==> flow/design.v <==
module ULA_LCD(clk, rst, rs, rw, en, dados, SOMA, SUBT, MULT, IGUAL, A, B, sinalA, sinalB);
	input [7:0] A;
	input [7:0] B;
	input sinalA;
	input sinalB;
	input SOMA;
	input SUBT;
	input MULT;
	input IGUAL;
	output en;
	output rw;
	output rs;
	output [7:0] dados;
	input clk;
	input rst;
	reg rs;
	reg rw;
	reg en;
	reg [7:0] dados;
	reg [21:0] c45;
	reg [21:0] c5;
	reg [21:0] c25;
	integer c1;
	reg flag45;
	reg flag5;
	reg flag2meio;
	reg [9:0] est2;
	reg flagbt1;
	reg flagbt2;
	reg flagbt3;
	reg flagbt4;
	reg flag_rst;
	reg [31:0] estado;
	reg subest;
	reg [5:0] charPos;
	reg [1:0] operacao;
	reg menos;
	reg [7:0] Alinha;
	reg [7:0] Blinha;
	reg menosA;
	reg menosB;
	reg menosR;
	parameter T45 = 2250, T5 = 250, T25 = 125;
	parameter clear = 1, opSOMA=1, opSUBT=2, opMULT=3, opIGUAL=4, skipLn=192, WAIT=10, WRITE=11, DEFAULT=6;
	reg [21:0] n45, n5, n25;
	reg nf45, nf5, nf25;
	always @(posedge clk) begin
		n45 = c45; n5 = c5; n25 = c25;
		nf45 = flag45; nf5 = flag5; nf25 = flag2meio;
    	if(flag_rst) begin
        	n45 = 0;
        	n25 = 0;
        	n5 = 0;
        	nf5 = 0;
        	nf45 = 0;
        	nf25 = 0;
    	end
    	if(n45 == T45) begin
            	n45 = 0;
            	nf45 = 1;
    	end
    	else if (n45 < T45) begin
        	n45 = n45+1;
    	end
    	if(n5 == T5) begin
        	n5 = 0;
        	nf5 = 1;
    	end
    	else if (n5 < T5) begin
        	n5 = n5 + 1;
    	end
    	if(n25 == T25) begin
			n25 = 0;
			nf25 = 1;
		end
		else if(n25 < T25) begin
			n25 = n25 + 1;
		end
		if(rst) begin
			c45 <= 0; c5 <= 0; c25 <= 0;
			flag45 <= 0; flag5 <= 0; flag2meio <= 0;
		end
		else begin
			c45 <= n45; c5 <= n5; c25 <= n25;
			flag45 <= nf45; flag5 <= nf5; flag2meio <= nf25;
		end
	end
	always @(posedge clk) begin
	if(rst) begin
		rs <= 0;
		rw <= 0;
		en <= 0;
		dados <= 0;
		c1 = 0;
		est2 <= 0;
		flagbt1 = 0;
		flagbt2 = 0;
		flagbt3 = 0;
		flagbt4 = 0;
		flag_rst <= 0;
		estado <= 0;
		subest = 0;
		charPos <= 0;
		operacao = 0;
		menos = 0;
		Alinha = 0;
		Blinha = 0;
		menosA <= 0;
		menosB <= 0;
	end
	else begin
    	case(estado)
			0: begin
				if(flag45) begin
					estado <= 1;
					subest <= 0;
				end
				else begin
					rs <= 0;
					rw <= 0;
					en <= 0;
				end
			end
        	1: begin
   			 if(subest == 0) begin
   				 en <= 0;
   				 subest <= 1;
   				 flag_rst <= 1;
   			 end
   			 else if(subest == 1) begin
   				 if(flag5) begin
   					 c1 = c1+1;
   					 rs <= 0;
   					 rw <= 0;
   					 en <= 1;
   					 dados <= 8'b00111000;
   					 flag_rst <= 1;
   					 subest = 0;
   					 estado <= 20;
   					 est2 <= 1;
   				 end
   				 else begin
   					 en <= 0;
   					 flag_rst <= 0;
   				 end
   				 if(c1 == 4) begin
   					 flag_rst <= 1;
   					 estado <= 20;
   					 subest <= 0;
   					 est2 <= 2;
   				 end
   			 end
        	end
        	20: begin
				en <= 1;
				if(subest == 0) begin
					subest <= 1;
					flag_rst <= 1;
				end
				else if(subest == 1) begin
					if(flag2meio) begin
						estado <= est2;
						subest <= 0;
					end
					else begin
						flag_rst <= 0;
					end
				end
			end
        	2: begin
   			 if(subest == 0) begin
   				 en <= 0;
   				 subest <= 1;
   				 flag_rst <= 1;
   			 end
   			 else if(subest == 1) begin  	
				if(flag5) begin
					 rs <= 0;
					 rw <= 0;
					 en <= 1;
					 dados <= 8'b00001100;
					 flag_rst <= 1;
					 subest <= 0;
					 estado <= 20;
					 est2 <= 3;	
				end
				else flag_rst <= 0; 
   			 end
        	end
        	3: begin
   			 if(subest == 0) begin
   				 en <= 0;
   				 subest <= 1;
   				 flag_rst <= 1;
   			 end
   			 if(subest == 1) begin
   				 if(flag5) begin
   					 dados <= 1;
   					 flag_rst <= 1;
   					 subest <= 0;
   					 estado <= 20;
   					 est2 <= 4;
   				 end
   				 else begin
   					 en <= 0;
   					 flag_rst <= 0;
   				 end
   			 end
        	end
        	4: begin
				 if(subest == 0) begin
					 en <= 0;
					 subest <= 1;
					 flag_rst <= 1;
				 end
				 if(subest == 1) begin
					 if(flag5) begin
						 rs <= 1'b0;
						 rw <= 1'b0;
						 en <= 1'b1;
						 dados <= 8'b0000110;
						 flag_rst <= 1;
						 subest <= 0;
						 estado <= 20;
						 est2 <= 5;
					 end
					 else begin
						 en <= 0;
						 flag_rst <= 0;
					 end
				 end
        	end
        	5: begin
				if(subest == 0) begin
					dados <= 0;
					 en <= 0;
					 subest <= 1;
					 flag_rst <= 1;
				 end
				 if(subest == 1) begin
					 if(flag5) begin
						 subest <= 0;
						 estado <= 6; 
					 end
					 else begin
						 en <= 0;
						 flag_rst <= 0;
					 end
				 end
			end
			6: begin
				en <= 0;
				if(!SOMA & !flagbt1) begin
					flagbt1 = 1;
				end
				else if(SOMA & flagbt1) begin
					subest <= 0;
					estado <= 9;
					charPos <= 20;
					flagbt1 <= 0;
					flag_rst <= 1;
					menosA <= 1;
					menosB <= 1;
					operacao = opSOMA;
				end
				if(!SUBT & !flagbt2) begin
					flagbt2 = 1;
				end
				else if(SUBT & flagbt2) begin
					subest <= 0;
					estado <= 17;
					charPos <= 20;
					flag_rst <= 1;
					flagbt2 <= 0;
					menosA <= 1;
					menosB <= 1;
					operacao = opSUBT;
				end
				if(!MULT & !flagbt3) begin
					flagbt3 = 1;
				end
				else if(MULT & flagbt3) begin
					subest <= 0;
					estado <= 25;
					flagbt3 = 0;
					flag_rst <= 1;
					operacao = opMULT;
					menosA <= 1;
					menosB <= 1;
					charPos <= 20;
				end
				if(!IGUAL & !flagbt4) begin
					flagbt4 = 1;
				end
				else if(IGUAL & flagbt4) begin
					charPos <= 0;
					subest <= 0;
					estado <= 15;
					flagbt4 = 0;
				end
			end
			9: begin
				if(subest == 0) begin
					subest <= 1;
					flag_rst <= 1;
				end
				else if(subest == 1) begin
					if(flag5) begin
						rs <= 0;
						rw <= 0;
						en <= 1;
						dados <= 1;
						subest <= 0;
						flag_rst <= 1;
						estado <= 20;
						est2 <= 10;
					end
					else begin
						flag_rst <= 0;
						en <= 0;
					end
				end
			end
        	10: begin
				en <= 0;
				if(subest == 0) begin
					subest <= 1;
					flag_rst <= 1;
				end
				else if(subest == 1) begin
					if(flag5) begin
						subest <= 0;
						flag_rst <= 1;
						estado <= 11;
					end
					else begin
						flag_rst <= 0;
					end
				end
   			end
   			11: begin
				if (charPos == 20) begin
					rs <= 0;
					rw <= 0;
					en <= 1;
					dados <= 1;
					charPos <= 0;
					estado <= 20;
					est2 <= 10;
					subest <= 0;
				end	
				else if(charPos == 0) begin
					if(sinalA & menosA) begin
						rs <= 1;
						rw <= 0;
						en <= 1;
						dados <= 45;
						estado <= 20;
						est2 <= 10;
						subest <= 0;
						menosA <= 0;
					end
					else begin 
						rs <= 1;
						rw <= 0;
						en <= 1;
						dados <= ((A/100) + 48);
						charPos <= 1;
						estado <= 20;
						est2 <= 10;
						subest <= 0;
					end
				end
				else if(charPos == 1) begin
					rs <= 1;
					rw <= 0;
					en <= 1;
					dados <= (((A/10)%10) + 48);
					charPos <= 2;
					estado <= 20;
					est2 <= 10;
					subest <= 0;
				end
				else if(charPos == 2) begin
					rs <= 1;
					rw <= 0;
					en <= 1;
					dados <= ((A%10) + 48);
					charPos <= 3;
					estado <= 20;
					est2 <= 10;
					subest <= 0;
				end
				else if(charPos == 3) begin
					rs <= 1;
					rw <= 0;
					en <= 1;
					dados <= 32;
					charPos <= 4;
					estado <= 20;
					est2 <= 10;
					subest <= 0;
				end
				else if(charPos == 4) begin
					rs <= 1;
					rw <= 0;
					en <= 1;
					dados <= 43;
					charPos <= 5;
					estado <= 20;
					est2 <= 10;
					subest <= 0;
				end
				else if(charPos == 5) begin
					rs <= 1;
					rw <= 0;
					en <= 1;
					dados <= 32;
					charPos <= 6;
					estado <= 20;
					est2 <= 10;
					subest <= 0;
				end
				else if(charPos == 6) begin
					if(sinalB & menosB) begin
						rs <= 1;
						rw <= 0;
						en <= 1;
						dados <= 45;
						estado <= 20;
						est2 <= 10;
						subest <= 0;
						menosB <= 0;
					end
					else begin
						rs <= 1;
						rw <= 0;
						en <= 1;
						dados <= ((B/100) + 48);
						charPos <= 7;
						estado <= 20;
						est2 <= 10;
						subest <= 0;
					end
				end
				else if(charPos == 7) begin
					rs <= 1;
					rw <= 0;
					en <= 1;
					dados <= ((B/10)%10 + 48);
					charPos <= 8;
					estado <= 20;
					est2 <= 10;
					subest <= 0;
				end
				else if(charPos == 8) begin
					rs <= 1;
					rw <= 0;
					en <= 1;
					dados <= ((B%10) + 48);
					charPos <= 9;
					estado <= 20;
					est2 <= 10;
					subest <= 0;
				end
				else if(charPos == 9) begin
					rs <= 1;
					rw <= 0;
					en <= 1;
					dados <= 32;
					charPos <= 10;
					estado <= 20;
					est2 <= 10;
					subest <= 0;
				end
				else if(charPos == 10) begin
					rs <= 1;
					rw <= 0;
					en <= 1;
					dados <= 32;
					charPos <= 11;
					estado <= 20;
					est2 <= 10;
					subest <= 0;
				end
				else if(charPos == 11) begin
					rs <= 1;
					rw <= 0;
					en <= 1;
					dados <= 32;
					charPos <= 12;
					estado <= 20;
					est2 <= 10;
					subest <= 0;
				end
				else if(charPos == 12) begin
					rs <= 1;
					rw <= 0;
					en <= 1;
					dados <= 32;
					charPos <= 13;
					estado <= 20;
					est2 <= 10;
					subest <= 0;
				end
				else if(charPos == 13) begin
					rs <= 1;
					rw <= 0;
					en <= 1;
					dados <= 32;
					charPos <= 14;
					estado <= 20;
					est2 <= 10;
					subest <= 0;
				end
				else if(charPos == 14) begin
					rs <= 1;
					rw <= 0;
					en <= 1;
					dados <= 32;
					charPos <= 15;
					estado <= 20;
					est2 <= 10;
					subest <= 0;
				end
				else if(charPos == 15) begin
					rs <= 1;
					rw <= 0;
					en <= 1;
					dados <= 32;
					charPos <= 17;
					estado <= 20;
					est2 <= 10;
					subest <= 0;
				end
				else if(charPos == 17) begin
					en <= 0;
					estado <= 20;
					est2 <= 10;
					charPos <= 18;
					subest <= 0;
				end
				else if(charPos == 18) begin
					estado <= 6;
					subest <= 0;
				end
			end
   			15: begin
				Alinha = A;
				Blinha = B;
				if(operacao == opSOMA) begin
					if(sinalA & !sinalB) begin
						operacao = opSUBT;
						if(A > B) begin
							menos = 1;
						end
						else begin
							menos = 0;
							Alinha = B;
							Blinha = A;
						end
					end
					else if(!sinalA & sinalB) begin
						operacao = opSUBT;
						if(B > A) begin
							menos = 1;
							Alinha = B;
							Blinha = A;
						end
						else menos = 0;
					end
					else if(sinalA & sinalB) begin
						if(A>0 & B>0) menos = 1;
						else menos = 0;
					end
					else menos = 0;
				end
				else if(operacao == opSUBT) begin
					if(sinalA & !sinalB) begin
						operacao = opSOMA;
						if(A>0 & B>0) menos = 1;
						else menos = 0;
					end
					else if(!sinalA & sinalB) begin
						operacao = opSOMA;
						menos = 0;
					end
					else if(sinalA & sinalB) begin
						if(A > B) begin
							menos = 1;
						end
						else begin
							menos = 0;
							Alinha = B;
							Blinha = A;
						end
					end
					else begin
						if(B > A) begin
							menos = 1;
							Alinha = B;
							Blinha = A;
						end
						else menos = 0;
					end
				end
				case(operacao) 
					opSOMA: begin
						if(subest == 0) begin
							en <= 0;
							subest <= 1;
							flag_rst <= 1;
						end
						else if(subest == 1) begin
							if(flag5) begin
								rs <= 0;
								rw <= 0;
								en <= 1;
								subest <= 0;
								estado <= 20;
								est2 <= 13;
								dados <= 8'b11000000;
							end
							else begin
								flag_rst <= 0;
								en <= 0;
							end
						end
					end
					opSUBT: begin
						if(subest == 0) begin
							en <= 0;
							subest <= 1;
							flag_rst <= 1;
						end
						else if(subest == 1) begin
							if(flag5) begin
								rs <= 0;
								rw <= 0;
								en <= 1;
								subest <= 0;
								estado <= 20;
								est2 <= 18;
								dados <= 8'b11000000;
							end
							else begin
								flag_rst <= 0;
								en <= 0;
							end
						end
					end
					opMULT: begin
						if(subest == 0) begin
							en <= 0;
							subest <= 1;
							flag_rst <= 1;
						end
						else if(subest == 1) begin
							if(flag5) begin
								rs <= 0;
								rw <= 0;
								en <= 1;
								subest <= 0;
								estado <= 20;
								est2 <= 21;
								dados <= 8'b11000000;
								if(sinalA & !sinalB || !sinalA & sinalB) begin
									if(A>0 & B>0) menos = 1;
									else menos = 0;
								end
								else begin
									menos = 0;
								end
							end
							else begin
								flag_rst <= 0;
								en <= 0;
							end
						end
					end
				endcase		
			end
			13: begin
				if(subest == 0) begin
					en <= 0;
					subest <= 1;
					flag_rst <= 1;
				end
				else if(subest == 1) begin
					if(flag5) begin
						subest <= 0;
						estado <= 14;
					end
					else begin
						flag_rst <= 0;
						en <= 0;
					end
				end
			end
			14: begin
				if(subest == 0) begin
					en <= 0;
					subest <= 1;
					flag_rst <= 1;
				end
				else if(subest == 1) begin
					if(flag5) begin
						if(charPos == 0) begin
							subest <= 0;
							estado <= 20;
							est2 <= 13;
							charPos <= 1;
						end
						else if(charPos == 1) begin
							if(menos) begin
								menos = 0;
								rs <= 1;
								rw <= 0;
								en <= 1;
								dados <= 45;
								estado <= 20;
								est2 <= 13;
								subest <= 0;
							end
							else begin
								rs <= 1;
								rw <= 0;
								en <= 1;
								dados <= ((A+B)/100 + 48);
								subest <= 0;
								charPos <= 2;
								estado <= 20;
								est2 <= 13;
							end
						end
						else if(charPos == 2) begin
							rs <= 1;
							rw <= 0;
							en <= 1;
							dados <= ((((A+B)/10)%10) + 48);
							subest <= 0;
							charPos <= 3;
							estado <= 20;
							est2 <= 13;
						end
						else if(charPos == 3) begin
							rs <= 1;
							rw <= 0;
							en <= 1;
							dados <= (((A+B)%10) + 48);
							subest <= 0;
							charPos <= 4;
							estado <= 20;
							est2 <= 13;
						end
						else if(charPos == 4) begin
							rs <= 1;
							rw <= 0;
							en <= 1;
							dados <= 32;
							subest <= 0;
							charPos <= 5;
							estado <= 20;
							est2 <= 13;
						end
						else if(charPos == 5) begin
							subest <= 0;
							estado <= 20;
							est2 <= 6;
						end
					end
					else begin
						flag_rst <= 0;
						en <= 0;
					end
				end
			end
			16: begin
				en <= 0;
				if(subest == 0) begin
					subest <= 1;
					flag_rst <= 1;
				end
				else if(subest == 1) begin
					if(flag5) begin
						subest <= 0;
						flag_rst <= 1;
						estado <= 17;
					end
					else begin
						flag_rst <= 0;
					end
				end
			end
			17: begin
				if (charPos == 20) begin
					rs <= 0;
					rw <= 0;
					en <= 1;
					dados <= 1;
					charPos <= 0;
					estado <= 20;
					est2 <= 16;
					subest <= 0;
				end	
				else if(charPos == 0) begin
					if(sinalA & menosA) begin
						rs <= 1;
						rw <= 0;
						en <= 1;
						dados <= 45;
						estado <= 20;
						est2 <= 16;
						subest <= 0;
						menosA <= 0;
					end
					else begin 
						rs <= 1;
						rw <= 0;
						en <= 1;
						dados <= ((A/100) + 48);
						charPos <= 1;
						estado <= 20;
						est2 <= 16;
						subest <= 0;
					end
				end
				else if(charPos == 1) begin
					rs <= 1;
					rw <= 0;
					en <= 1;
					dados <= (((A/10)%10) + 48);
					charPos <= 2;
					estado <= 20;
					est2 <= 16;
					subest <= 0;
				end
				else if(charPos == 2) begin
					rs <= 1;
					rw <= 0;
					en <= 1;
					dados <= ((A%10) + 48);
					charPos <= 3;
					estado <= 20;
					est2 <= 16;
					subest <= 0;
				end
				else if(charPos == 3) begin
					rs <= 1;
					rw <= 0;
					en <= 1;
					dados <= 32;
					charPos <= 4;
					estado <= 20;
					est2 <= 16;
					subest <= 0;
				end
				else if(charPos == 4) begin
					rs <= 1;
					rw <= 0;
					en <= 1;
					dados <= 45;
					charPos <= 5;
					estado <= 20;
					est2 <= 16;
					subest <= 0;
				end
				else if(charPos == 5) begin
					rs <= 1;
					rw <= 0;
					en <= 1;
					dados <= 32;
					charPos <= 6;
					estado <= 20;
					est2 <= 16;
					subest <= 0;
				end
				else if(charPos == 6) begin
					if(sinalB & menosB) begin
						rs <= 1;
						rw <= 0;
						en <= 1;
						dados <= 45;
						estado <= 20;
						est2 <= 16;
						subest <= 0;
						menosB <= 0;
					end
					else begin 
						rs <= 1;
						rw <= 0;
						en <= 1;
						dados <= ((B/100) + 48);
						charPos <= 7;
						estado <= 20;
						est2 <= 16;
						subest <= 0;
					end
				end
				else if(charPos == 7) begin
					rs <= 1;
					rw <= 0;
					en <= 1;
					dados <= ((B/10)%10 + 48);
					charPos <= 8;
					estado <= 20;
					est2 <= 16;
					subest <= 0;
				end
				else if(charPos == 8) begin
					rs <= 1;
					rw <= 0;
					en <= 1;
					dados <= ((B%10) + 48);
					charPos <= 9;
					estado <= 20;
					est2 <= 16;
					subest <= 0;
				end
				else if(charPos == 9) begin
					rs <= 1;
					rw <= 0;
					en <= 1;
					dados <= 32;
					charPos <= 10;
					estado <= 20;
					est2 <= 16;
					subest <= 0;
				end
				else if(charPos == 10) begin
					rs <= 1;
					rw <= 0;
					en <= 1;
					dados <= 32;
					charPos <= 11;
					estado <= 20;
					est2 <= 16;
					subest <= 0;
				end
				else if(charPos == 11) begin
					rs <= 1;
					rw <= 0;
					en <= 1;
					dados <= 32;
					charPos <= 12;
					estado <= 20;
					est2 <= 16;
					subest <= 0;
				end
				else if(charPos == 12) begin
					rs <= 1;
					rw <= 0;
					en <= 1;
					dados <= 32;
					charPos <= 13;
					estado <= 20;
					est2 <= 16;
					subest <= 0;
				end
				else if(charPos == 13) begin
					rs <= 1;
					rw <= 0;
					en <= 1;
					dados <= 32;
					charPos <= 14;
					estado <= 20;
					est2 <= 16;
					subest <= 0;
				end
				else if(charPos == 14) begin
					rs <= 1;
					rw <= 0;
					en <= 1;
					dados <= 32;
					charPos <= 15;
					estado <= 20;
					est2 <= 16;
					subest <= 0;
				end
				else if(charPos == 15) begin
					rs <= 1;
					rw <= 0;
					en <= 1;
					dados <= 32;
					charPos <= 16;
					estado <= 20;
					est2 <= 16;
					subest <= 0;
				end
				else if(charPos == 16) begin
					en <= 0;
					estado <= 20;
					est2 <= 16;
					charPos <= 17;
					subest <= 0;
				end
				else if(charPos == 17) begin
					estado <= 6;
					subest <= 0;
				end
			end
			18: begin
				if(subest == 0) begin
					en <= 0;
					subest <= 1;
					flag_rst <= 1;
				end
				else if(subest == 1) begin
					if(flag5) begin
						subest <= 0;
						estado <= 19;
					end
					else begin
						flag_rst <= 0;
						en <= 0;
					end
				end
			end
			19: begin
				if(subest == 0) begin
					en <= 0;
					subest <= 1;
					flag_rst <= 1;
				end
				else if(subest == 1) begin
					if(flag5) begin
						if(charPos == 0) begin
							subest <= 0;
							estado <= 20;
							est2 <= 18;
							charPos <= 1;
						end
						else if(charPos == 1) begin
							if(menos) begin
								menos = 0;
								rs <= 1;
								rw <= 0;
								en <= 1;
								dados <= 45;
								estado <= 20;
								est2 <= 18;
								subest <= 0;
							end
							else begin
								rs <= 1;
								rw <= 0;
								en <= 1;
								dados <= ((Alinha-Blinha)/100 + 48);
								subest <= 0;
								charPos <= 2;
								estado <= 20;
								est2 <= 18;
							end
						end
						else if(charPos == 2) begin
							rs <= 1;
							rw <= 0;
							en <= 1;
							dados <= ((((Alinha-Blinha)/10)%10) + 48);
							subest <= 0;
							charPos <= 3;
							estado <= 20;
							est2 <= 18;
						end
						else if(charPos == 3) begin
							rs <= 1;
							rw <= 0;
							en <= 1;
							dados <= (((Alinha-Blinha)%10) + 48);
							subest <= 0;
							charPos <= 4;
							estado <= 20;
							est2 <= 18;
						end
						else if(charPos == 4) begin
							rs <= 1;
							rw <= 0;
							en <= 1;
							dados <= 32;
							subest <= 0;
							charPos <= 5;
							estado <= 20;
							est2 <= 18;
						end
						else if(charPos == 5) begin
							subest <= 0;
							estado <= 20;
							est2 <= 6;
						end
					end
					else begin
						flag_rst <= 0;
						en <= 0;
					end
				end
			end
			21: begin
				if(subest == 0) begin
					en <= 0;
					subest <= 1;
					flag_rst <= 1;
				end
				else if(subest == 1) begin
					if(flag5) begin
						subest <= 0;
						estado <= 22;
					end
					else begin
						flag_rst <= 0;
						en <= 0;
					end
				end
			end
			22: begin
				if(subest == 0) begin
					en <= 0;
					subest <= 1;
					flag_rst <= 1;
				end
				else if(subest == 1) begin
					if(flag5) begin
						if(charPos == 0) begin
							subest <= 0;
							estado <= 20;
							est2 <= 21;
							charPos <= 1;
						end
						else if(charPos == 1) begin
							if(menos) begin
								menos = 0;
								rs <= 1;
								rw <= 0;
								en <= 1;
								dados <= 45;
								estado <= 20;
								est2 <= 21;
								subest <= 0;
							end
							else begin
								rs <= 1;
								rw <= 0;
								en <= 1;
								dados <= ((A*B)/10000 + 48);
								subest <= 0;
								charPos <= 2;
								estado <= 20;
								est2 <= 21;
							end
						end
						else if(charPos == 2) begin
							rs <= 1;
							rw <= 0;
							en <= 1;
							dados <= ((((A*B)/1000)%10) + 48);
							subest <= 0;
							charPos <= 3;
							estado <= 20;
							est2 <= 21;
						end
						else if(charPos == 3) begin
							rs <= 1;
							rw <= 0;
							en <= 1;
							dados <= (((A*B/100)%10) + 48);
							subest <= 0;
							charPos <= 4;
							estado <= 20;
							est2 <= 21;
						end
						else if(charPos == 4) begin
							rs <= 1;
							rw <= 0;
							en <= 1;
							dados <= (((A*B/10)%10) + 48);
							subest <= 0;
							charPos <= 5;
							estado <= 20;
							est2 <= 21;
						end
						else if(charPos == 5) begin
							rs <= 1;
							rw <= 0;
							en <= 1;
							dados <= ((A*B)%10) + 48;
							subest <= 0;
							charPos <= 6;
							estado <= 20;
							est2 <= 21;
						end
						else if(charPos == 6) begin
							rs <= 1;
							rw <= 0;
							en <= 1;
							dados <= 32;
							subest <= 0;
							charPos <= 7;
							estado <= 20;
							est2 <= 21;
						end
						else if(charPos == 7) begin
							subest <= 0;
							estado <= 20;
							est2 <= 6;
						end
					end
					else begin
						flag_rst <= 0;
						en <= 0;
					end
				end
			end
			24: begin
				en <= 0;
				if(subest == 0) begin
					subest <= 1;
					flag_rst <= 1;
				end
				else if(subest == 1) begin
					if(flag5) begin
						subest <= 0;
						flag_rst <= 1;
						estado <= 25;
					end
					else begin
						flag_rst <= 0;
					end
				end
			end
			25: begin
				if (charPos == 20) begin
					rs <= 0;
					rw <= 0;
					en <= 1;
					dados <= 1;
					charPos <= 0;
					estado <= 20;
					est2 <= 24;
					subest <= 0;
				end	
				else if(charPos == 0) begin
					if(sinalA & menosA) begin
						rs <= 1;
						rw <= 0;
						en <= 1;
						dados <= 45;
						estado <= 20;
						est2 <= 24;
						subest <= 0;
						menosA <= 0;
					end
					else begin 
						rs <= 1;
						rw <= 0;
						en <= 1;
						dados <= ((A/100) + 48);
						charPos <= 1;
						estado <= 20;
						est2 <= 24;
						subest <= 0;
					end
				end
				else if(charPos == 1) begin
					rs <= 1;
					rw <= 0;
					en <= 1;
					dados <= (((A/10)%10) + 48);
					charPos <= 2;
					estado <= 20;
					est2 <= 24;
					subest <= 0;
				end
				else if(charPos == 2) begin
					rs <= 1;
					rw <= 0;
					en <= 1;
					dados <= ((A%10) + 48);
					charPos <= 3;
					estado <= 20;
					est2 <=24;
					subest <= 0;
				end
				else if(charPos == 3) begin
					rs <= 1;
					rw <= 0;
					en <= 1;
					dados <= 32;
					charPos <= 4;
					estado <= 20;
					est2 <= 24;
					subest <= 0;
				end
				else if(charPos == 4) begin
					rs <= 1;
					rw <= 0;
					en <= 1;
					dados <= 42;
					charPos <= 5;
					estado <= 20;
					est2 <= 24;
					subest <= 0;
				end
				else if(charPos == 5) begin
					rs <= 1;
					rw <= 0;
					en <= 1;
					dados <= 32;
					charPos <= 6;
					estado <= 20;
					est2 <= 24;
					subest <= 0;
				end
				else if(charPos == 6) begin
					if(sinalB & menosB) begin
						rs <= 1;
						rw <= 0;
						en <= 1;
						dados <= 45;
						estado <= 20;
						est2 <= 24;
						subest <= 0;
						menosB <= 0;
					end
					else begin 
						rs <= 1;
						rw <= 0;
						en <= 1;
						dados <= ((B/100) + 48);
						charPos <= 7;
						estado <= 20;
						est2 <= 24;
						subest <= 0;
					end
				end
				else if(charPos == 7) begin
					rs <= 1;
					rw <= 0;
					en <= 1;
					dados <= ((B/10)%10 + 48);
					charPos <= 8;
					estado <= 20;
					est2 <= 24;
					subest <= 0;
				end
				else if(charPos == 8) begin
					rs <= 1;
					rw <= 0;
					en <= 1;
					dados <= ((B%10) + 48);
					charPos <= 9;
					estado <= 20;
					est2 <= 24;
					subest <= 0;
				end
				else if(charPos == 9) begin
					rs <= 1;
					rw <= 0;
					en <= 1;
					dados <= 32;
					charPos <= 10;
					estado <= 20;
					est2 <= 24;
					subest <= 0;
				end
				else if(charPos == 10) begin
					rs <= 1;
					rw <= 0;
					en <= 1;
					dados <= 32;
					charPos <= 11;
					estado <= 20;
					est2 <= 24;
					subest <= 0;
				end
				else if(charPos == 11) begin
					rs <= 1;
					rw <= 0;
					en <= 1;
					dados <= 32;
					charPos <= 12;
					estado <= 20;
					est2 <= 24;
					subest <= 0;
				end
				else if(charPos == 12) begin
					rs <= 1;
					rw <= 0;
					en <= 1;
					dados <= 32;
					charPos <= 13;
					estado <= 20;
					est2 <= 24;
					subest <= 0;
				end
				else if(charPos == 13) begin
					rs <= 1;
					rw <= 0;
					en <= 1;
					dados <= 32;
					charPos <= 14;
					estado <= 20;
					est2 <= 24;
					subest <= 0;
				end
				else if(charPos == 14) begin
					rs <= 1;
					rw <= 0;
					en <= 1;
					dados <= 32;
					charPos <= 15;
					estado <= 20;
					est2 <= 24;
					subest <= 0;
				end
				else if(charPos == 15) begin
					rs <= 1;
					rw <= 0;
					en <= 1;
					dados <= 32;
					charPos <= 16;
					estado <= 20;
					est2 <= 24;
					subest <= 0;
				end
				else if(charPos == 16) begin
					en <= 0;
					estado <= 20;
					est2 <= 24;
					charPos <= 17;
					subest <= 0;
				end
				else if(charPos == 17) begin
					estado <= 6;
					subest <= 0;
				end
			end
    	endcase
	end
	end
endmodule
==> flow/run.sh <==
#!/bin/bash
# the make line also repeats each setting of config.mk as NAME=value (left out here)
make -C /OpenROAD-flow-scripts/flow DESIGN_CONFIG=/design/flow/config.mk WORK_HOME=/design/flow/orfs CLKGATE_MAP_FILE= finish
==> flow/config.mk <==
export PLATFORM = sky130hd
export DESIGN_NAME = ULA_LCD
export DESIGN_NICKNAME = ULA_LCD
export VERILOG_FILES = /design/flow/design.v
export SDC_FILE = /design/flow/constraint.sdc
export NUM_CORES = 4
export LEC_CHECK = 0
export ABC_AREA = 1
export CAP_MARGIN = 20
export CORE_MARGIN = 2
export CORE_UTILIZATION = 71
export CTS_CLUSTER_DIAMETER = 210
export CTS_CLUSTER_SIZE = 22
export SLEW_MARGIN = 20
==> flow/constraint.sdc <==
create_clock -name core_clock -period 66.1 [get_ports {clk}]
set_input_delay 13.2200 -clock core_clock [delete_from_list [all_inputs] [get_ports {clk}]]
set_output_delay 13.2200 -clock core_clock [all_outputs]
set_load 0.01 [all_outputs]
==> results of run 1 <==
==> metal layers <==
layer / global-route usage / overflow
met1: 0.854 / 396
met2: 1.07 / 2287
met3: 0.741 / 263
met5: 0.574 / 43
met4: 0.891 / 745
==> stage by stage <==
stage	utilization	hold slack, ns	setup WS [ns]	TNS [ns]
after floorplan	-	0.403	-4.17	-15.48
after global placement	0.838	0.410	-0.986	-2.90
after detailed placement	0.838	0.415	-4.69	-28.02
after CTS	0.905	0.438	-0.648	-0.648
==> what timing repair did <==
| action | CTS |
|---|---|
| setup buffers | 681 |
| endpoints found under the setup margin | 7 |
| cloned | 8 |
| pin swaps | 281 |
| resized | 239 |
==> summary.rpt, run 1 <==
IMPLEMENTATION SUMMARY REPORT
----------------------------------------------------
[Floorplanning]
  Die extent in x ........................ approximately 310 microns
  Overall die area ........................ roughly 97000 sq um
  Placeable core area ........................ around 95000 sq um
  Rows ........................ about 110
  Fp_density ........................ 0.713
  Number of placed I/O pins ........................ 35
  Die Height ........................ 312 microns

[Synthesis]
  Main logic family after synthesis ........................ simple AND/OR/NAND/NOR gates
  Post-Syn Area ........................ roughly 67000 sq um
  EDFF count, synth ........................ 0
  Leading cell types by count after synthesis ........................ 3141 x sky130_fd_sc_hd__nand2_1, 1963 x sky130_fd_sc_hd__inv_1, 1431 x sky130_fd_sc_hd__nor2_1, 956 x sky130_fd_sc_hd__nand3_1, 613 x sky130_fd_sc_hd__o21ai_0
  Synthesized-area fraction occupied by adder cells ........................ 0.107
  Post-synthesis mux area share ........................ 0.000594
  Post-Synthesis Cells ........................ 12149
  Top cell type by total area after synthesis ........................ sky130_fd_sc_hd__nand2_1
  Post-synth area hogs ........................ sky130_fd_sc_hd__nand2_1 17%, sky130_fd_sc_hd__inv_1 11%, sky130_fd_sc_hd__ha_1 9.5%, sky130_fd_sc_hd__nor2_1 8.0%, sky130_fd_sc_hd__nand3_1 7.1%
  Dominant Register Cell ........................ sky130_fd_sc_hd__dfxtp_1
  Area fraction in xor and xnor cells ........................ 0.0625
  Synthesis Warnings ........................ 1
  Post-synthesis compound-gate area fraction ........................ 0.135
  Sequential share of the synthesized area ........................ 0.0603
  Post-synthesis cell type count ........................ between 90 and 100
  Proportion of synthesized flip-flops having asynchronous set or reset ........................ 0
  Top cell area share ........................ 0.175
  Flop and latch count out of synthesis ........................ 203
  Synth Area in Simple Gates ........................ 0.497
  Leading cell type by number of instances after synthesis ........................ sky130_fd_sc_hd__nand2_1
  Yosys stat area ........................ just under 70000 sq um
  Number of cell instances after yosys synthesis ........................ about 12000
  Mean cell area of the mapped netlist ........................ 5.55 sq um

[Place]
  Placed Area ........................ 79300 sq um
  Total instance count after detailed placement ........................ approximately 15000
  Last weighted congestion value of the routability-driven placer ........................ around 1.2
  Hpwl dp ........................ roughly 190 mm
  Port Buffer Count ........................ 33

[Clock tree]
  TritonCTS Buffers ........................ 13
  Number of hold buffers added after cts ........................ 0
  CTS Sinks ........................ about 200
  H-tree levels ........................ 1
  Clock Root Buffer ........................ sky130_fd_sc_hd__clkbuf_16
  Deepest clock path buffer count ........................ 3

[Run status]
  Tool error ........................ [ERROR GRT-0116] Global routing finished with congestion. Check the congestion regions in the DRC Viewer.
  Status ........................ stopped before the end
  Stage at which the run stopped ........................ global routing

[GRT]
  Overflow left after global routing ........................ 3734
  GRT Resource Usage Total ........................ 0.886

----------------------------------------------------
==> run 2, diff against run 1 <==
Settings changed: CORE_ASPECT_RATIO set to 1.22, CTS_CLUSTER_DIAMETER 210 to 352, CTS_CLUSTER_SIZE 22 to 100, PLACE_DENSITY set to 0.4.
Clock period 66.1 ns to 56.9 ns, I/O delays scaled along.
==> run 2 against run 1 <==
The flow again stops in global routing. Die area is essentially flat. Area after synthesis is the same. Synthesized cell count did not move.
==> summary.rpt, run 2 <==
IMPLEMENTATION SUMMARY REPORT
----------------------------------------------------
[Synthesis]
  Synthesized-area fraction occupied by adder cells ........................ 0.107 (unchanged)
  Post-Syn Area ........................ 67400 sq um (unchanged)
  Synthesis Warnings ........................ 1 (unchanged)
  Sequential share of the synthesized area ........................ 0.0603 (unchanged)
  Flop and latch count out of synthesis ........................ 203 (unchanged)
  Synth Area in Simple Gates ........................ 0.497 (unchanged)
  Main logic family after synthesis ........................ simple AND/OR/NAND/NOR gates
  Dominant Register Cell ........................ sky130_fd_sc_hd__dfxtp_1
  Top cell area share ........................ 0.175 (unchanged)
  Leading cell type by number of instances after synthesis ........................ sky130_fd_sc_hd__nand2_1
  Mean cell area of the mapped netlist ........................ 5.55 sq um (unchanged)
  Leading cell types by count after synthesis ........................ 3141 x sky130_fd_sc_hd__nand2_1, 1963 x sky130_fd_sc_hd__inv_1, 1431 x sky130_fd_sc_hd__nor2_1, 956 x sky130_fd_sc_hd__nand3_1, 613 x sky130_fd_sc_hd__o21ai_0
  EDFF count, synth ........................ 0 (unchanged)
  Post-synth area hogs ........................ sky130_fd_sc_hd__nand2_1 17%, sky130_fd_sc_hd__inv_1 11%, sky130_fd_sc_hd__ha_1 9.5%, sky130_fd_sc_hd__nor2_1 8.0%, sky130_fd_sc_hd__nand3_1 7.1%
  Top cell type by total area after synthesis ........................ sky130_fd_sc_hd__nand2_1
  Post-synthesis cell type count ........................ 92 (unchanged)
  Post-synthesis mux area share ........................ 0.000594 (unchanged)
  Yosys stat area ........................ 67400 sq um (unchanged)
  Number of cell instances after yosys synthesis ........................ 12149 (unchanged)
  Post-Synthesis Cells ........................ 12149 (unchanged)
  Area fraction in xor and xnor cells ........................ 0.0625 (unchanged)
  Post-synthesis compound-gate area fraction ........................ 0.135 (unchanged)
  Proportion of synthesized flip-flops having asynchronous set or reset ........................ 0 (unchanged)

[Floorplanning]
  Die extent in x ........................ 283 microns (-9.3%)
  Overall die area ........................ 97500 sq um (about the same)
  Fp_density ........................ 0.718 (+0.00548)
  Placeable core area ........................ 93900 sq um (-0.76%)
  Die Height ........................ 344 microns (+10%)
  Number of placed I/O pins ........................ 35 (unchanged)
  Rows ........................ 124 (+9.7%)

[Clock tree]
  H-tree levels ........................ 1 (unchanged)
  Deepest clock path buffer count ........................ 3 (unchanged)
  Number of hold buffers added after cts ........................ 0 (unchanged)
  TritonCTS Buffers ........................ 6 (-7)
  Clock Root Buffer ........................ sky130_fd_sc_hd__clkbuf_16
  CTS Sinks ........................ 203 (unchanged)

[Place]
  Placement Setup Slack ........................ -12.34 ns (-7.65 ns)
  Hpwl dp ........................ 198 mm (+4.4%)
  Port Buffer Count ........................ 33 (unchanged)
  Last weighted congestion value of the routability-driven placer ........................ 1.18 (+2.4%)
  Total instance count after detailed placement ........................ 14956 (+2.0%)

[Run status]
  Stage at which the run stopped ........................ global routing
  Tool error ........................ [ERROR GRT-0116] Global routing finished with congestion. Check the congestion regions in the DRC Viewer.
  Status ........................ stopped before the end

[GRT]
  Overflow left after global routing ........................ between 8000 and 9000
  GRT Resource Usage Total ........................ 1.03

----------------------------------------------------
## run 2: metal layers
metal | GRT overflow | GRT usage
met5 | 92 | 0.738
met4 | 1356 | 1.09
met3 | 562 | 0.877
met2 | 5619 | 1.27
met1 | 756 | 0.927
## run 2: through the flow
stage | util | cell area (sq um)
CTS | 0.946 | 88800
detailed placement | 0.868 | 81500
global placement | 0.868 | 81500
floorplan | - | 68600
## run 2: timing repair
action                                  CTS
endpoints found under the setup margin    8
gates cloned                              9
gates resized                           434
setup buffers                           760
pin swaps                               339
==> run 3, diff against run 2 <==
Settings changed: CTS_CLUSTER_DIAMETER 352 to not set, CTS_CLUSTER_SIZE 100 to not set.
Clock period 56.9 ns to 87.4 ns, I/O delays scaled along.
==> run 3 against run 2 <==
The run now finishes clean. Synthesized cell count unchanged. Area after synthesis stayed put. Die area unchanged.
==> summary.rpt, run 3 <==
FLOW METRICS REPORT
----------------------------------------------------
[Run status]
  Status ........................ complete, no violations

[Critical path]
  R2r worst-path depth ........................ slightly above 500
  Launch point of the critical path ........................ A[1]
  Worst reg2reg endpoint ........................ dados[0]
  Top cell by count, worst path ........................ sky130_fd_sc_hd__nand2_1
  Crit path kind ........................ in2reg
  Data arrival at the endpoint of the critical path ........................ 82.85 ns
  CP bufs+invs ........................ roughly 87
  Cell type of the slowest stage on the worst timing path ........................ sky130_fd_sc_hd__fa_1
  Critical path's largest stage delay ........................ ~0.55 ns
  Capturing element type of the critical path ........................ flop
  Setup slack of the most critical reg-to-reg path ........................ 12.09 ns
  Worst flop-to-flop path startpoint ........................ estado[7]
  Required arrival time at the worst endpoint ........................ slightly below 90 ns
  Worst setup endpoint ........................ dados[0]
  Critical path startpoint category ........................ input port
  Dominant delay contributor by cell family on the critical path ........................ AND-OR/OR-AND gates
  Levels on crit path ........................ approximately 450
  Biggest fanout along the worst timing path ........................ 24

[Drt]
  Average detailed-routed wire length per instance ........................ ~17 microns
  Antenna Violating Nets Remaining ........................ 0
  Routed wire length ........................ roughly 230 mm
  Detailed-route DRC error count ........................ 0
  Via count ........................ 81396
  Via/cell ratio ........................ 6.05
  Iter 0 DRT Violations ........................ roughly 8600
  Pre-Repair DR Iteration Count ........................ 9

[Synthesis]
  Area fraction in xor and xnor cells ........................ 0.0625 (unchanged)
  Post-synthesis mux area share ........................ 0.000594 (unchanged)
  Post-synth area hogs ........................ sky130_fd_sc_hd__nand2_1 17%, sky130_fd_sc_hd__inv_1 11%, sky130_fd_sc_hd__ha_1 9.5%, sky130_fd_sc_hd__nor2_1 8.0%, sky130_fd_sc_hd__nand3_1 7.1%
  Post-Syn Area ........................ 67400 sq um (unchanged)
  Leading cell type by number of instances after synthesis ........................ sky130_fd_sc_hd__nand2_1
  Sequential share of the synthesized area ........................ 0.0603 (unchanged)
  Leading cell types by count after synthesis ........................ 3141 x sky130_fd_sc_hd__nand2_1, 1963 x sky130_fd_sc_hd__inv_1, 1431 x sky130_fd_sc_hd__nor2_1, 956 x sky130_fd_sc_hd__nand3_1, 613 x sky130_fd_sc_hd__o21ai_0
  Post-synthesis cell type count ........................ 92 (unchanged)
  Synthesized-area fraction occupied by adder cells ........................ 0.107 (unchanged)
  Flop and latch count out of synthesis ........................ 203 (unchanged)
  Top cell area share ........................ 0.175 (unchanged)
  Synthesis Warnings ........................ 1 (unchanged)
  Dominant Register Cell ........................ sky130_fd_sc_hd__dfxtp_1
  Synth Area in Simple Gates ........................ 0.497 (unchanged)
  Proportion of synthesized flip-flops having asynchronous set or reset ........................ 0 (unchanged)
  Post-Synthesis Cells ........................ 12149 (unchanged)
  Main logic family after synthesis ........................ simple AND/OR/NAND/NOR gates
  Number of cell instances after yosys synthesis ........................ 12149 (unchanged)
  Top cell type by total area after synthesis ........................ sky130_fd_sc_hd__nand2_1
  EDFF count, synth ........................ 0 (unchanged)
  Mean cell area of the mapped netlist ........................ 5.55 sq um (unchanged)
  Post-synthesis compound-gate area fraction ........................ 0.135 (unchanged)
  Yosys stat area ........................ 67400 sq um (unchanged)

[Layout]
  Post-layout nets ........................ around 13000
  Layout area overhead ........................ 4.48%
  Finished Layout Cells ........................ approximately 13000

[GRT]
  GRT Resource Usage Total ........................ 0.437
  Number of antenna violations at the first check in global routing ........................ 17
  Global-route wire length before repair ........................ 359 mm
  Overflow left after global routing ........................ 0
  Number of global-route vias before repair ........................ 75303
  Pin count of the biggest net entering global routing ........................ about 50

[Floorplanning]
  Die extent in x ........................ 283 microns (unchanged)
  Rows ........................ 124 (unchanged)
  Placeable core area ........................ 93900 sq um (unchanged)
  Die Height ........................ 344 microns (unchanged)
  Fp_density ........................ 0.718 (unchanged)
  Overall die area ........................ 97500 sq um (unchanged)
  Number of placed I/O pins ........................ 35 (unchanged)

[Worst hold path]
  Path type of the worst min-delay path ........................ reg2reg
  Hold path startpoint ........................ estado[18]
  Worst Hold Path Cells ........................ 2
  Worst Hold Endpoint ........................ estado[18]

[STA]
  Transition time at the pin with the least slew margin ........................ 1.19 ns
  Relative slew slack ........................ 0.195
  Shortest clock period the worst path allows after layout ........................ a little over 80 ns
  Final setup violation count ........................ 0
  Fmax achieved ........................ approximately 0.012 GHz
  Final tally of hold violations ........................ 0
  Final worst path period share ........................ 0.943
  Max-slew violation total from the final report ........................ 0
  Clock Skews ........................ between 0.02 and 0.03 ns

[Place]
  Port Buffer Count ........................ 33 (unchanged)
  Total instance count after detailed placement ........................ 13322 (-11%)
  Last weighted congestion value of the routability-driven placer ........................ 1.14 (-3.5%)
  Hpwl dp ........................ 180 mm (-9.0%)

[Clock tree]
  Clock-pin slew on the worst setup and hold paths ........................ roughly 0.06 ns
  Number of hold buffers added after cts ........................ 0 (unchanged)
  CTS tree ........................ built
  Deepest clock path buffer count ........................ 3 (unchanged)
  H-tree levels ........................ 1 (unchanged)
  TritonCTS Buffers ........................ 23 (+17)
  Clock latency of the later-clocked register in the worst-skew pair ........................ between 0.5 and 0.6 ns
  Clock Root Buffer ........................ sky130_fd_sc_hd__clkbuf_16
  CTS Sinks ........................ 203 (unchanged)

[Flow run]
  Number of OpenROAD warnings ........................ between 40 and 50
  # Max-Cap Violations ........................ 0

----------------------------------------------------
## run 3: cell type report
type	instances	area [sq um]
tap	1260	1580
clock inverter	17	195
fill	8085	23400
clock buffer	25	603
antenna	5	12.5
inverter	2089	7940
timing repair buffer	179	1490
timing repair inverter	4	27.5
sequential	203	4060
multi-input combinational	9679	54500
## run 3: routing by layer
metal  vias up  global-route usage  part of all wire
met5         -                   0           0.00058
met4        22               0.307             0.078
met3      1299              0.0997              0.10
met2      4220               0.756              0.46
met1     36508               0.476              0.36
li1      39347                   -                 -
## run 3: timing repair
action                                  4_1_cts  5_1_grt
gates cloned                                  0        9
buffers inserted                              0       83
gates resized                                 1      154
endpoints found under the setup margin        1        7
pin swaps                                     0       34
## run 3: through the flow
step                hold slack, ns  setup WS, ns  TNS [ns]  area (sq um)   util
global placement             0.412          2.68         0         68500  0.730
detailed placement           0.418        -0.377    -0.377         68500  0.730
CTS                          0.429        0.0716         0         69300  0.739
global route                 0.442         -1.09     -1.40         70400  0.751
floorplan                    0.403          6.53         0         67500      -
finish                       0.426          4.96         0         70500  0.751
==> run 4, diff against run 3 <==
Settings changed: ABC_AREA 1 to not set, CORE_ASPECT_RATIO 1.22 to not set, CORE_UTILIZATION 71 to 59, PLACE_DENSITY 0.4 to not set.
Clock period 87.4 ns to 95.3 ns, I/O delays scaled along.
==> run 4 against run 3 <==
Still clean on timing, DRC and antenna. Sequential share of layout area grew 0.28 points. Via count down 13%. Die area is 7.3% higher. Register-to-register slack lost 1.3 ns. Final cell count fell by 24%. Worst setup slack got worse by 2.5 ns. Clock skew rose by 0.011 ns. Flip-flop count is the same. Highest routed layer unchanged.
==> summary.rpt, run 4 <==
FLOW METRICS REPORT
----------------------------------------------------
[Run status]
  Status ........................ complete, no violations

[Synthesis]
  Post-synth area hogs ........................ sky130_fd_sc_hd__ha_1 11%, sky130_fd_sc_hd__dfxtp_1 6.7%, sky130_fd_sc_hd__nor2_1 5.5%, sky130_fd_sc_hd__nand2_1 5.2%, sky130_fd_sc_hd__a21oi_1 4.6%
  Main logic family after synthesis ........................ AND-OR/OR-AND gates
  Leading cell type by number of instances after synthesis ........................ sky130_fd_sc_hd__nor2_1
  Yosys stat area ........................ 60200 sq um (-11%)
  Leading cell types by count after synthesis ........................ 876 x sky130_fd_sc_hd__nor2_1, 828 x sky130_fd_sc_hd__nand2_1, 557 x sky130_fd_sc_hd__a21oi_1, 514 x sky130_fd_sc_hd__ha_1, 476 x sky130_fd_sc_hd__o21ai_0
  Area fraction in xor and xnor cells ........................ 0.0648 (+0.00232)
  Post-synthesis mux area share ........................ 0.0460 (+0.0454)
  EDFF count, synth ........................ 0 (unchanged)
  Synthesized-area fraction occupied by adder cells ........................ 0.121 (+0.0140)
  Synth Area in Simple Gates ........................ 0.311 (-0.187)
  Post-synthesis compound-gate area fraction ........................ 0.345 (+0.210)
  Top cell type by total area after synthesis ........................ sky130_fd_sc_hd__ha_1
  Top cell area share ........................ 0.107 (-0.0680)
  Post-synthesis cell type count ........................ 177 (+92%)
  Proportion of synthesized flip-flops having asynchronous set or reset ........................ 0 (unchanged)
  Sequential share of the synthesized area ........................ 0.0675 (+0.00723)
  Dominant Register Cell ........................ sky130_fd_sc_hd__dfxtp_1
  Mean cell area of the mapped netlist ........................ 6.95 sq um (+25%)
  Synthesis Warnings ........................ 1 (unchanged)
  Post-Syn Area ........................ 60200 sq um (-11%)
  Number of cell instances after yosys synthesis ........................ 8662 (-29%)
  Post-Synthesis Cells ........................ 8662 (-29%)
  Flop and latch count out of synthesis ........................ 203 (unchanged)

[STA]
  Max-slew violation total from the final report ........................ 0 (unchanged)
  Final worst path period share ........................ 0.974 (+0.0311)
  RSZ-0062 raised after global routing ........................ yes
  Clock Skews ........................ 0.0366 ns (+0.0113 ns)
  Final tally of hold violations ........................ 0 (unchanged)
  Transition time at the pin with the least slew margin ........................ 1.20 ns (+0.00696 ns)
  Relative slew slack ........................ 0.193 (-0.00262)
  Final setup violation count ........................ 0 (unchanged)
  Shortest clock period the worst path allows after layout ........................ 92.86 ns
  Total negative slack for setup checks ........................ 0 ns (unchanged)
  Fmax achieved ........................ 0.0108 GHz

[Drt]
  Iter 0 DRT Violations ........................ 7863 (-8.9%)
  Detailed-route DRC error count ........................ 0 (unchanged)
  Routed wire length ........................ 211 mm (-8.1%)
  Via count ........................ 70892 (-13%)
  Via/cell ratio ........................ 6.89 (+14%)
  Pre-Repair DR Iteration Count ........................ 8 (-1)
  Average detailed-routed wire length per instance ........................ 20.5 microns (+20%)
  Antenna Violating Nets Remaining ........................ 0 (unchanged)
  Ant. Diodes ........................ 0 (-5)

[Worst hold path]
  Hold path startpoint ........................ c5[15]
  Worst Hold Path Cells ........................ 1 (-1)
  Path type of the worst min-delay path ........................ reg2reg
  Worst Hold Endpoint ........................ c5[15]

[Critical path]
  Dominant delay contributor by cell family on the critical path ........................ AND-OR/OR-AND gates
  Critical path's largest stage delay ........................ 0.54 ns (about the same)
  Crit path kind ........................ in2reg
  Worst flop-to-flop path startpoint ........................ subest
  Cell type of the slowest stage on the worst timing path ........................ sky130_fd_sc_hd__fa_1
  Biggest fanout along the worst timing path ........................ 14 (-42%)
  Worst reg2reg endpoint ........................ dados[5]
  Worst setup endpoint ........................ dados[5]
  Data arrival at the endpoint of the critical path ........................ 93.26 ns (+10.41 ns)
  Levels on crit path ........................ 400 (-12%)
  R2r worst-path depth ........................ 438 (-14%)
  Top cell by count, worst path ........................ sky130_fd_sc_hd__o21a_1
  Launch point of the critical path ........................ B[0]
  Required arrival time at the worst endpoint ........................ 95.70 ns (+7.89 ns)
  Critical path startpoint category ........................ input port
  Setup slack of the most critical reg-to-reg path ........................ 10.84 ns (-1.25 ns)
  Capturing element type of the critical path ........................ flop
  CP bufs+invs ........................ 34 (-61%)

[Clock tree]
  Clock latency of the later-clocked register in the worst-skew pair ........................ 0.54 ns (about the same)
  Deepest clock path buffer count ........................ 3 (unchanged)
  CTS tree ........................ built
  TritonCTS Buffers ........................ 18 (-22%)
  H-tree levels ........................ 1 (unchanged)
  Clock Root Buffer ........................ sky130_fd_sc_hd__clkbuf_16
  CTS Sinks ........................ 203 (unchanged)
  Clock-pin slew on the worst setup and hold paths ........................ 0.07 ns (about the same)

[GRT]
  Number of antenna violations at the first check in global routing ........................ 2 (-15)
  GRT Resource Usage Total ........................ 0.372 (-0.0650)
  Global-route wire length before repair ........................ 328 mm (-8.6%)
  Pin count of the biggest net entering global routing ........................ 68 (+36%)
  Number of global-route vias before repair ........................ 62967 (-16%)
  Overflow left after global routing ........................ 0 (unchanged)

[Layout]
  Finished Layout Cells ........................ 10295 (-24%)
  Final Cell Area ........................ 67200 sq um (-4.7%)
  Post-layout nets ........................ 9491 (-26%)
  Layout area overhead ........................ 11.5%
  Number of fill cells in the layout ........................ 9158 (+13%)

[Place]
  Last weighted congestion value of the routability-driven placer ........................ 1.01 (-12%)
  Hpwl dp ........................ 162 mm (-10%)
  Port Buffer Count ........................ 33 (unchanged)
  Total instance count after detailed placement ........................ 10048 (-25%)
  Placed Area ........................ 63600 sq um (-7.2%)

[Flow run]
  Number of OpenROAD warnings ........................ 50 (+2.0%)
  # Max-Cap Violations ........................ 0 (unchanged)

[Floorplanning]
  Placeable core area ........................ 101000 sq um (+8.1%)
  Overall die area ........................ 105000 sq um (+7.3%)
  Rows ........................ 117 (-5.6%)
  Die extent in x ........................ 323 microns (+14%)
  Fp_density ........................ 0.593 (-0.125)
  Number of placed I/O pins ........................ 35 (unchanged)
  Die Height ........................ 323 microns (-6.1%)

----------------------------------------------------
-- run 4: what timing repair did --
| item | in CTS | in global routing |
|---|---|---|
| resized | 22 | 289 |
| endpoints found under the setup margin | 6 | 7 |
| setup buffers | 11 | 194 |
| pin swaps | 3 | 214 |
| cloned | 2 | 8 |
| hold buffers | 0 | 0 |
-- run 4: routing by layer --
layer	GRT usage	vias up	part of all wire
met5	0	-	0.000052
met2	0.591	3437	0.44
li1	-	33607	-
met1	0.516	33295	0.44
met4	0.121	2	0.039
met3	0.0509	551	0.088
-- run 4: cell type report --
class                           count  area (sq um)  area share
Clock buffer                       20           468     0.00697
Timing Repair Buffer              533          4180      0.0622
Clock inverter                     12           145     0.00216
Timing Repair inverter              1          8.76    0.000130
Multi-Input combinational cell   7874         55500       0.826
Sequential cell                   203          4060      0.0605
Inverter                          284          1100      0.0164
Tap cell                         1368          1710      0.0255
-- run 4: through the flow --
stage,hold WS [ns],setup WS (ns),util
6_report,0.462,2.44,0.662
4_1_cts,0.466,0.0236,0.635
5_1_grt,0.476,-1.34,0.662
3_3_place_gp,0.442,0.0261,0.627
2_1_floorplan,0.430,0.00902,-
3_5_place_dp,0.445,-2.25,0.627
==> run 5, diff against run 4 <==
Settings changed: ABC_AREA set to 0, CAP_MARGIN 20 to 35, CELL_PAD_IN_SITES_GLOBAL_PLACEMENT set to 3, CORE_ASPECT_RATIO set to 0.61, CORE_UTILIZATION 59 to 38, CTS_CLUSTER_DIAMETER set to 355, GPL_ROUTABILITY_DRIVEN set to 0, HOLD_SLACK_MARGIN set to 0.25, PLACE_DENSITY_LB_ADDON set to 0.09, SETUP_SLACK_MARGIN set to -2.0, SLEW_MARGIN 20 to 25, TNS_END_PERCENT set to 95.
Clock period 95.3 ns to 120.0 ns, I/O delays scaled along.
==> run 5 against run 4 <==
Wire length is 11% higher. Final cell count is 3.8% higher. Highest routed layer unchanged. Area after synthesis unchanged. Register-to-register slack better by 11 ns. Core utilization decreased by 26 points. Non-clock buffer count decreased by 320. Clock skew up 0.0080 ns. Flip-flop count did not move. Worst hold slack barely moved. First-iteration DRC count down 6.5%.
==> summary.rpt, run 5 <==
FLOW METRICS REPORT
----------------------------------------------------
[Run status]
  Status ........................ complete, no violations

[Critical path]
  Worst setup endpoint ........................ dados[6]
  Capturing element type of the critical path ........................ flop
  Critical path's largest stage delay ........................ 0.82 ns (+0.28 ns)
  CP bufs+invs ........................ 36 (+5.9%)
  Worst flop-to-flop path startpoint ........................ subest
  Levels on crit path ........................ 422 (+5.5%)
  Launch point of the critical path ........................ A[3]
  R2r worst-path depth ........................ 455 (+3.9%)
  Setup slack of the most critical reg-to-reg path ........................ 21.40 ns (+10.56 ns)
  Biggest fanout along the worst timing path ........................ 30 (+16)
  Dominant delay contributor by cell family on the critical path ........................ AND-OR/OR-AND gates
  Required arrival time at the worst endpoint ........................ 120.51 ns (+24.81 ns)
  Worst reg2reg endpoint ........................ dados[6]
  Top cell by count, worst path ........................ sky130_fd_sc_hd__o21a_1
  Data arrival at the endpoint of the critical path ........................ 114.72 ns (+21.46 ns)
  Crit path kind ........................ in2reg
  Cell type of the slowest stage on the worst timing path ........................ sky130_fd_sc_hd__clkdlybuf4s50_1
  Critical path startpoint category ........................ input port

[Drt]
  Via/cell ratio ........................ 6.32 (-8.3%)
  Routed length on met2 ........................ 82.4 mm (-10%)
  Met1 Wirelength ........................ 131 mm (+41%)
  Routed wire length ........................ 234 mm (+11%)
  Detailed-route DRC error count ........................ 0 (unchanged)
  Top Metal Used ........................ met5
  Met3 Wirelength ........................ 19.6 mm (+5.3%)
  Antenna Violating Nets Remaining ........................ 0 (unchanged)
  Iter 0 DRT Violations ........................ 7355 (-6.5%)
  Pre-Repair DR Iteration Count ........................ 8 (unchanged)
  Via count ........................ 67528 (-4.7%)
  Average detailed-routed wire length per instance ........................ 21.9 microns (+6.8%)

[Floorplanning]
  Die Height ........................ 315 microns (-2.6%)
  Die extent in x ........................ 514 microns (+59%)
  Placeable core area ........................ 158000 sq um (+56%)
  Number of placed I/O pins ........................ 35 (unchanged)
  Overall die area ........................ 162000 sq um (+55%)
  Rows ........................ 114 (-2.6%)
  Fp_density ........................ 0.381 (-0.212)

[Synthesis]
  Proportion of synthesized flip-flops having asynchronous set or reset ........................ 0 (unchanged)
  Dominant Register Cell ........................ sky130_fd_sc_hd__dfxtp_1
  Post-Syn Area ........................ 60200 sq um (unchanged)
  Leading cell types by count after synthesis ........................ 876 x sky130_fd_sc_hd__nor2_1, 828 x sky130_fd_sc_hd__nand2_1, 557 x sky130_fd_sc_hd__a21oi_1, 514 x sky130_fd_sc_hd__ha_1, 476 x sky130_fd_sc_hd__o21ai_0
  Post-synthesis mux area share ........................ 0.0460 (unchanged)
  Synthesis Warnings ........................ 1 (unchanged)
  Top cell area share ........................ 0.107 (unchanged)
  Flop and latch count out of synthesis ........................ 203 (unchanged)
  EDFF count, synth ........................ 0 (unchanged)
  Main logic family after synthesis ........................ AND-OR/OR-AND gates
  Top cell type by total area after synthesis ........................ sky130_fd_sc_hd__ha_1
  Post-synth area hogs ........................ sky130_fd_sc_hd__ha_1 11%, sky130_fd_sc_hd__dfxtp_1 6.7%, sky130_fd_sc_hd__nor2_1 5.5%, sky130_fd_sc_hd__nand2_1 5.2%, sky130_fd_sc_hd__a21oi_1 4.6%
  Post-Synthesis Cells ........................ 8662 (unchanged)
  Sequential share of the synthesized area ........................ 0.0675 (unchanged)
  Synthesized-area fraction occupied by adder cells ........................ 0.121 (unchanged)
  Post-synthesis compound-gate area fraction ........................ 0.345 (unchanged)
  Yosys stat area ........................ 60200 sq um (unchanged)
  Post-synthesis cell type count ........................ 177 (unchanged)
  Synth Area in Simple Gates ........................ 0.311 (unchanged)
  Number of cell instances after yosys synthesis ........................ 8662 (unchanged)
  Area fraction in xor and xnor cells ........................ 0.0648 (unchanged)
  Leading cell type by number of instances after synthesis ........................ sky130_fd_sc_hd__nor2_1
  Mean cell area of the mapped netlist ........................ 6.95 sq um (unchanged)

[Clock tree]
  Clock Root Buffer ........................ sky130_fd_sc_hd__clkbuf_16
  CTS Sinks ........................ 203 (unchanged)
  CTS tree ........................ built
  Clock latency of the later-clocked register in the worst-skew pair ........................ 0.60 ns (+0.06 ns)
  H-tree levels ........................ 1 (unchanged)
  Deepest clock path buffer count ........................ 3 (unchanged)
  TritonCTS Buffers ........................ 20 (+2)
  Number of hold buffers added after cts ........................ 0 (unchanged)
  Clock-pin slew on the worst setup and hold paths ........................ 0.07 ns (about the same)

[Worst hold path]
  Hold path startpoint ........................ c45[15]
  Worst Hold Endpoint ........................ c45[15]
  Worst Hold Path Cells ........................ 1 (unchanged)
  Path type of the worst min-delay path ........................ reg2reg

[Layout]
  Layout area overhead ........................ 5.92%
  Finished Layout Cells ........................ 10691 (+3.8%)
  Logic area ........................ 53600 sq um (-3.3%)
  Final Cell Area ........................ 63800 sq um (-5.0%)
  Flop area ........................ 4060 sq um (unchanged)
  Number of fill cells in the layout ........................ 16621 (+81%)
  Post-layout nets ........................ 9164 (-3.4%)

[GRT]
  Overflow left after global routing ........................ 0 (unchanged)
  GRT Resource Usage Total ........................ 0.275 (-0.0976)
  Global-route wire length before repair ........................ 360 mm (+9.7%)
  Pin count of the biggest net entering global routing ........................ 53 (-22%)
  Number of antenna violations at the first check in global routing ........................ 7 (+5)
  Number of global-route vias before repair ........................ 59072 (-6.2%)

[STA]
  Fmax achieved ........................ about 0.0088 GHz
  Shortest clock period the worst path allows after layout ........................ 114.21 ns
  Max-slew violation total from the final report ........................ 0 (unchanged)
  Final setup violation count ........................ 0 (unchanged)
  Slack of the critical path ........................ 5.79 ns (+3.35 ns)
  Transition time at the pin with the least slew margin ........................ 1.03 ns (-0.167 ns)
  Final tally of hold violations ........................ 0 (unchanged)
  Final worst path period share ........................ 0.952 (-0.0227)
  WHS ........................ 0.463 ns (+0.000405 ns)
  Relative slew slack ........................ 0.303 (+0.110)
  Clock Skews ........................ 0.0446 ns (+0.00798 ns)

[Place]
  Placed Area ........................ 62800 sq um (-1.3%)
  Port Buffer Count ........................ 33 (unchanged)
  Hpwl dp ........................ 189 mm (+17%)
  Placement Setup Slack ........................ 2.90 ns (+5.15 ns)
  Total instance count after detailed placement ........................ 10622 (+5.7%)

[Flow run]
  Number of OpenROAD warnings ........................ 47 (-6.0%)
  # Max-Cap Violations ........................ 0 (unchanged)

----------------------------------------------------
==> run 5: metrics by stage <==
stage / utilization / TNS, ns
3_5_place_dp: 0.398 / 0
3_3_place_gp: 0.397 / 0
6_report: 0.404 / 0
5_1_grt: 0.404 / -8.91
2_1_floorplan: - / 0
4_1_cts: 0.402 / 0
==> run 5: cell type report <==
| class | instances | area share |
|---|---|---|
| Antenna cell | 3 | 0.000118 |
| Clock buffer | 23 | 0.00850 |
| Clock inverter | 11 | 0.00206 |
| Inverter | 284 | 0.0171 |
| Multi-Input combinational cell | 7866 | 0.841 |
| Sequential cell | 203 | 0.0637 |
| Tap cell | 2088 | 0.0410 |
| Timing Repair Buffer | 213 | 0.0262 |
==> run 5: layer usage <==
layer,vias up,GRT usage
li1,32925,-
met5,-,0
met1,32031,0.474
met4,2,0.0186
met3,104,0.0495
met2,2466,0.343
==> run 5: timing repair <==
action / in CTS / in global routing
buffers inserted: 0 / 16
gates resized: 0 / 16
setup endpoints to repair: 0 / 6
